== old ==
// axi_timer_counter_top
module axi_timer_counter_top #(
  parameter AXI_ADDR_BW_p = 12     
) (
  input logic  clk,
  input logic  rst_n,
  input logic [AXI_ADDR_BW_p-1:0] i_axi_awaddr,
  input logic  i_axi_awvalid,
  input logic [31:0] i_axi_wdata,
  input logic i_axi_wvalid,
  input logic i_axi_bready,
  input logic [AXI_ADDR_BW_p-1:0] i_axi_araddr,
  input logic i_axi_arvalid,
  input logic i_axi_rready,
  output logic o_axi_awready,
  output logic o_axi_wready,
  output logic [1:0] o_axi_bresp,
  output logic o_axi_bvalid,
  output logic o_axi_arready,
  output logic [31:0] o_axi_rdata,
  output logic [1:0] o_axi_rresp,
  output logic o_axi_rvalid,
  output logic o_cnt0_done,
  output logic o_cnt1_done
);
  logic s_cnt0_en;
  logic s_cnt0_reload;
  logic s_cnt0_count_up;
  logic [31:0] s_cnt0_load_value;
  logic [31:0] s_cnt0_compare_value;
  logic [31:0] s_cnt0_value;
  logic s_cnt1_en;
  logic s_cnt1_reload;
  logic s_cnt1_count_up;
  logic s_cnt1_src;
  logic [31:0] s_cnt1_load_value;
  logic [31:0] s_cnt1_compare_value;
  logic [31:0] s_cnt1_value;
  axi_timer #(
    .AXI_ADDR_BW_p ( AXI_ADDR_BW_p )
  ) axi_timer_inst (
    .clk                  ( clk                   ),
    .rst_n                ( rst_n                 ),
    .i_axi_awaddr         ( i_axi_awaddr          ),
    .i_axi_awvalid        ( i_axi_awvalid         ),
    .i_axi_wdata          ( i_axi_wdata           ),
    .i_axi_wvalid         ( i_axi_wvalid          ),
    .i_axi_bready         ( i_axi_bready          ),
  ...
Settings: LEC_CHECK=0, ABC_AREA=0, CAP_MARGIN=20, CELL_PAD_IN_SITES_DETAIL_PLACEMENT=0, CELL_PAD_IN_SITES_GLOBAL_PLACEMENT=0, CORE_MARGIN=2, CORE_UTILIZATION=72, CTS_CLUSTER_SIZE=72, GPL_ROUTABILITY_DRIVEN=0, HOLD_SLACK_MARGIN=-0.09, MAX_ROUTING_LAYER=met5, PLACE_DENSITY_LB_ADDON=0.04, SETUP_SLACK_MARGIN=0.24, SLEW_MARGIN=25, TNS_END_PERCENT=85; clock period 2.41 ns.
run.sh (not shown) runs the stock make flow with config.mk's settings and CLKGATE_MAP_FILE=.
old | ERROR | 4_1_cts
For new, these inputs were changed with respect to old:
- a deleted CELL_PAD_IN_SITES_DETAIL_PLACEMENT that had been 0
- an added CTS_CLUSTER_DIAMETER of 372
- a deleted HOLD_SLACK_MARGIN that had been -0.09
- a change of SLEW_MARGIN from 25 to 20
- a deleted ABC_AREA that had been 0
- a deleted CELL_PAD_IN_SITES_GLOBAL_PLACEMENT that had been 0
- a deleted GPL_ROUTABILITY_DRIVEN that had been 0
- a deleted PLACE_DENSITY_LB_ADDON that had been 0.04
- an added CORE_ASPECT_RATIO of 0.5
- a change of SETUP_SLACK_MARGIN from 0.24 to -0.24
- an added PLACE_DENSITY of 0.42
- a change of CTS_CLUSTER_SIZE from 72 to 100
- a deleted TNS_END_PERCENT that had been 85
- a deleted MAX_ROUTING_LAYER that had been met5
Findings:
- new got as far as 5_1_grt, where a tool error ended the run.
- Die width, old and new, lower one = old.
- old → new: overall die area rose 0.32%; HPWL after detailed placement rose by 7.9%.
- new -> old: average cell area after synthesis delta 0, exact match

---

axi_timer_counter_top again, from the RTL that the note above started with.
Design axi_timer_counter_top, start of the top module:
module axi_timer_counter_top #(
  parameter AXI_ADDR_BW_p = 12     
) (
  input logic  clk,
  input logic  rst_n,
  input logic [AXI_ADDR_BW_p-1:0] i_axi_awaddr,
  input logic  i_axi_awvalid,
  input logic [31:0] i_axi_wdata,
  input logic i_axi_wvalid,
  input logic i_axi_bready,
  input logic [AXI_ADDR_BW_p-1:0] i_axi_araddr,
  input logic i_axi_arvalid,
  input logic i_axi_rready,
  output logic o_axi_awready,
  output logic o_axi_wready,
  output logic [1:0] o_axi_bresp,
  output logic o_axi_bvalid,
  output logic o_axi_arready,
  output logic [31:0] o_axi_rdata,
  output logic [1:0] o_axi_rresp,
  output logic o_axi_rvalid,
  output logic o_cnt0_done,
  output logic o_cnt1_done
);
Settings: LEC_CHECK=0, CAP_MARGIN=20, CORE_MARGIN=2, CORE_UTILIZATION=72, CTS_CLUSTER_DIAMETER=359, CTS_CLUSTER_SIZE=96, PLACE_DENSITY=0.43, SLEW_MARGIN=20; clock period 2.32 ns.
The baseline died in clock tree synthesis (4_1_cts) (DPL-0033).
Rerun with:
--- a/flow/config.mk
+++ b/flow/config.mk
@@ -9,6 +9,5 @@
 export CORE_MARGIN = 2
-export CORE_UTILIZATION = 72
-export CTS_CLUSTER_DIAMETER = 359
-export CTS_CLUSTER_SIZE = 96
-export PLACE_DENSITY = 0.43
+export CORE_UTILIZATION = 68
+export CTS_CLUSTER_SIZE = 31
+export SETUP_SLACK_MARGIN = 0.88
 export SLEW_MARGIN = 20
==> flow/constraint.sdc (replaced) <==
create_clock -name core_clock -period 3.1 [get_ports {clk}]
set_input_delay 0.6200 -clock core_clock [delete_from_list [all_inputs] [get_ports {clk}]]
set_output_delay 0.6200 -clock core_clock [all_outputs]
set_load 0.01 [all_outputs]
After rerunning:
- The changed run never finished: it broke off in global routing (5_1_grt)
- die size grows by 5.7%
- synthesized area stays the same
- synthesized cell count is unchanged
Rerun with:
--- a/flow/config.mk
+++ b/flow/config.mk
@@ -7,2 +7,3 @@
 export LEC_CHECK = 0
+export ABC_AREA = 1
 export CAP_MARGIN = 20
@@ -10,4 +11,4 @@
 export CORE_UTILIZATION = 68
-export CTS_CLUSTER_SIZE = 31
-export SETUP_SLACK_MARGIN = 0.88
+export CTS_CLUSTER_DIAMETER = 88
+export HOLD_SLACK_MARGIN = -0.09
 export SLEW_MARGIN = 20
==> flow/constraint.sdc (replaced) <==
create_clock -name core_clock -period 3.07 [get_ports {clk}]
set_input_delay 0.6140 -clock core_clock [delete_from_list [all_inputs] [get_ports {clk}]]
set_output_delay 0.6140 -clock core_clock [all_outputs]
set_load 0.01 [all_outputs]
Result: The new run went through all stages and came out clean; synthesized area rises by about a fifth; die size climbs by roughly a tenth; synthesized cell count came out higher by well over a third.
Rerun with:
--- a/flow/config.mk
+++ b/flow/config.mk
@@ -7,8 +7,5 @@
 export LEC_CHECK = 0
-export ABC_AREA = 1
 export CAP_MARGIN = 20
 export CORE_MARGIN = 2
-export CORE_UTILIZATION = 68
-export CTS_CLUSTER_DIAMETER = 88
-export HOLD_SLACK_MARGIN = -0.09
+export CORE_UTILIZATION = 40
 export SLEW_MARGIN = 20
==> flow/constraint.sdc (replaced) <==
create_clock -name core_clock -period 5.0 [get_ports {clk}]
set_input_delay 1.0000 -clock core_clock [delete_from_list [all_inputs] [get_ports {clk}]]
set_output_delay 1.0000 -clock core_clock [all_outputs]
set_load 0.01 [all_outputs]
The new run completed with no timing, DRC or antenna violations.
Die area climbs by 48%.
Utilization drops by 32 points.
Final area drops by 10%.
Count of clock-buffer cells in the layout climbs by 2.
Sequential power drops by 39%.
Rerun with:
--- a/flow/config.mk
+++ b/flow/config.mk
@@ -9,3 +9,3 @@
 export CORE_MARGIN = 2
-export CORE_UTILIZATION = 40
+export CORE_UTILIZATION = 66
 export SLEW_MARGIN = 20
==> flow/constraint.sdc (replaced) <==
create_clock -name core_clock -period 2.49 [get_ports {clk}]
set_input_delay 0.4980 -clock core_clock [delete_from_list [all_inputs] [get_ports {clk}]]
set_output_delay 0.4980 -clock core_clock [all_outputs]
set_load 0.01 [all_outputs]
Outcome:
- The changed run failed in global routing (5_1_grt) (GRT-0232)
- synthesized area is unchanged
- die size shrinks by 39%
- synthesized cell count stays the same
Rerun with:
--- a/flow/config.mk
+++ b/flow/config.mk
@@ -9,3 +9,3 @@
 export CORE_MARGIN = 2
-export CORE_UTILIZATION = 66
+export CORE_UTILIZATION = 40
 export SLEW_MARGIN = 20
==> flow/constraint.sdc (replaced) <==
create_clock -name core_clock -period 4.34 [get_ports {clk}]
set_input_delay 0.8680 -clock core_clock [delete_from_list [all_inputs] [get_ports {clk}]]
set_output_delay 0.8680 -clock core_clock [all_outputs]
set_load 0.01 [all_outputs]
After rerunning: With this change the flow ran to the end with no violations. Synthesized area stays the same. Synthesized cell count is unchanged. Die area climbs by 63%.
Power and IR drop assume default switching activity.
